## run 1
// Final_AXI_to_APB_Bridge
module Final_AXI_to_APB_Bridge #(
    parameter AXI_ADDR_WIDTH    = 32,
    parameter AXI_DATA_WIDTH    = 32,
    parameter AXI_MAX_BURST_LEN = 8,
    parameter AXI_BURST_WIDTH   = 2,
    parameter AXI_SIZE_WIDTH    = 3,
    parameter APB_ADDR_WIDTH    = 32,
    parameter APB_DATA_WIDTH    = 32
)(
    input  [AXI_ADDR_WIDTH-1:0]    AWADDR,
    input  [AXI_BURST_WIDTH-1:0]   AWBURST,
    input  [AXI_MAX_BURST_LEN-1:0] AWLEN,
    input                          AWVALID,
    output                         AWREADY,
    input  [AXI_ADDR_WIDTH-1:0]    ARADDR,
    input  [AXI_BURST_WIDTH-1:0]   ARBURST,
    input  [AXI_MAX_BURST_LEN-1:0] ARLEN,
    input                          ARVALID,
    output                         ARREADY,
    input  [AXI_DATA_WIDTH-1:0]    WDATA,
    input                          WVALID,
    input                          WLAST,
    input  [AXI_DATA_WIDTH/8-1:0]  WSTRB,
    output                         WREADY,
    output [AXI_DATA_WIDTH-1:0]    RDATA,
    output [1:0]                   RRESP,
    output                         RVALID,
    output                         RLAST,
    input                          RREADY,
    output [1:0]                   BRESP,
    output                         BVALID,
    input                          BREADY,
    input                          ACLK,
    input                          ARESETn,
    output [APB_ADDR_WIDTH-1:0]    PADDR,
    output                         PWRITE,
    output                         PSEL1,
    output                         PSEL2,
    output                         PSEL3,
    output                         PSEL4,
    output                         PENABLE,
    output [APB_DATA_WIDTH-1:0]    PWDATA,
    input  [APB_DATA_WIDTH-1:0]    PRDATA,
    input                          PREADY
);
Size: ~270 I/O pins, roughly 19000 µm² of cells after synthesis.
Settings: LEC_CHECK=0, CAP_MARGIN=20, CORE_MARGIN=2, CORE_UTILIZATION=72, CTS_CLUSTER_DIAMETER=28, PLACE_DENSITY_LB_ADDON=0.24, SLEW_MARGIN=20, TNS_END_PERCENT=5; clock period 4.07 ns.
run.sh (not shown) runs the stock make flow with config.mk's settings and CLKGATE_MAP_FILE=.
Run 1 did not finish; a tool error ended it in clock tree synthesis (4_1_cts).
For run 2, these inputs were changed with respect to run 1:
- a change of CORE_UTILIZATION from 72 to 40
- a deleted TNS_END_PERCENT that had been 5
- a deleted CTS_CLUSTER_DIAMETER that had been 28
- a deleted PLACE_DENSITY_LB_ADDON that had been 0.24
- an added PLACE_DENSITY of 0.6
- a change of the clock period (ns, I/O delays scaled along) from 4.07 to 5.82
### Flow results
Run 2: no failed stages, no open violations at the end
[compare] base=run 1 new=run 2: synthesized area neither gained nor lost much, core outline area picked up an extra about 80%, initial standard-cell utilization of the core lost 33 points.
Compared with run 1, total cell area at the placement stage in run 2 decreased slightly.
Re post-synth tally of flip-flops with integrated enable: no difference whatsoever between run 2 and run 1.

* * *

## build 95
Final_AXI_to_APB_Bridge again, from the RTL that the note above started with.
clock: 2.85 ns
lec_check: 0
cap_margin: 20
core_margin: 2
core_utilization: 69
cts_cluster_diameter: 394
cts_cluster_size: 100
place_density: 0.6
slew_margin: 20
Build 95 terminated abnormally: clock tree synthesis (4_1_cts) reported DPL-0038.
What build 63 does differently from build 95 at the input level:
# build 95
export LEC_CHECK = 0
export CAP_MARGIN = 20
export CORE_MARGIN = 2
export CORE_UTILIZATION = 69
export CTS_CLUSTER_DIAMETER = 394
export CTS_CLUSTER_SIZE = 100
export PLACE_DENSITY = 0.6
export SLEW_MARGIN = 20
create_clock -name core_clock -period 2.85 [get_ports {ACLK}]
# build 63
export LEC_CHECK = 0
export ABC_AREA = 1
export CAP_MARGIN = 20
export CORE_MARGIN = 2
export CORE_UTILIZATION = 72
export CTS_CLUSTER_DIAMETER = 394
export CTS_CLUSTER_SIZE = 100
export PLACE_DENSITY = 0.42
export SLEW_MARGIN = 20
create_clock -name core_clock -period 2.85 [get_ports {ACLK}]
Notes after the runs:
As the logs show, build 63 stopped at clock tree synthesis (4_1_cts) after a tool error, so it never reached the end of the flow. When build 63 is set beside build 95, its sequential area share after synthesis turns out to be 5.0 points smaller. Taking build 63 as 1.0, build 95 lands at 0.863 on synthesis area per yosys. In build 63 the area share of and/or/nand/nor cells after synthesis turned out 10 points higher than in build 95. From build 95 to build 63 the numbers moved as follows: instance area at placement saw an increase, average cell area after synthesis went down about 22%, die size went up.
[inputs] build 65 vs build 63
# build 63
export LEC_CHECK = 0
export ABC_AREA = 1
export CAP_MARGIN = 20
export CORE_MARGIN = 2
export CORE_UTILIZATION = 72
export CTS_CLUSTER_DIAMETER = 394
export CTS_CLUSTER_SIZE = 100
export PLACE_DENSITY = 0.42
export SLEW_MARGIN = 20
create_clock -name core_clock -period 2.85 [get_ports {ACLK}]
# build 65
export LEC_CHECK = 0
export CAP_MARGIN = 20
export CORE_MARGIN = 2
export CORE_UTILIZATION = 61
export PLACE_DENSITY = 0.6
export SLEW_MARGIN = 20
create_clock -name core_clock -period 6.12 [get_ports {ACLK}]
On build 65: y dimension of the die is 1.6 um higher than what build 63 gave.
Relative to build 63, die size has gone up in build 65.
Of build 63 and build 65, just one finished clean: build 65.
Build 63 did not finish; the tool stopped in clock tree synthesis (4_1_cts) with error DPL-0038.
Looking at post-synthesis share of cell area spent on and-or and or-and gates, build 65 sits 7.7 points higher than build 63 does.
Between build 65 and build 63, it is build 65 whose combined area of all synthesized cells is lower, by 14%.
Lower share of the synthesized netlist area taken by xor and xnor gates among build 63 and build 65: build 65
Build 63 -> build 65: synthesized area per cell increased by more than a quarter
Build 65 ends up with a area fraction in full adders, half adders and majority gates that is 1.3 points higher than in build 63.

* * *

== old ==
Final_AXI_to_APB_Bridge again, from the RTL that the note above started with.
Settings: LEC_CHECK=0, CAP_MARGIN=20, CELL_PAD_IN_SITES_DETAIL_PLACEMENT=2, CELL_PAD_IN_SITES_GLOBAL_PLACEMENT=3, CORE_ASPECT_RATIO=0.58, CORE_MARGIN=3, CORE_UTILIZATION=64, GPL_ROUTABILITY_DRIVEN=0, GPL_TIMING_DRIVEN=0, MIN_ROUTING_LAYER=met2, SLEW_MARGIN=30; clock period 6.75 ns.
Status: old FAILED at global placement without I/O (tool error)
Here is what was changed in the inputs of new compared with old.
- a deleted GPL_TIMING_DRIVEN that had been 0
- a deleted MIN_ROUTING_LAYER that had been met2
- an added SETUP_SLACK_MARGIN of -0.34
- a deleted CORE_ASPECT_RATIO that had been 0.58
- a deleted CELL_PAD_IN_SITES_DETAIL_PLACEMENT that had been 2
- a change of CORE_MARGIN from 3 to 2
- a deleted CELL_PAD_IN_SITES_GLOBAL_PLACEMENT that had been 3
- a change of SLEW_MARGIN from 30 to 20
- a deleted GPL_ROUTABILITY_DRIVEN that had been 0
- a change of CORE_UTILIZATION from 64 to 58
- a change of the clock period (ns, I/O delays scaled along) from 6.75 to 4.07
Results
new: complete, dirty (setup timing). [compare] base=old new=new: share of the core filled by cells before placement decreased 7.3 points; number of cells in Yosys stat did not really move; sequential cell area fraction in the yosys report neither gained nor lost much. Of new and old, the lower floorplan row count belongs to old. new vs. old: vertical die dimension went up by 35%. Compared to old, new was floorplanned on a bigger die. Comparing new against old, there is no change at all in area fraction in mux cells.
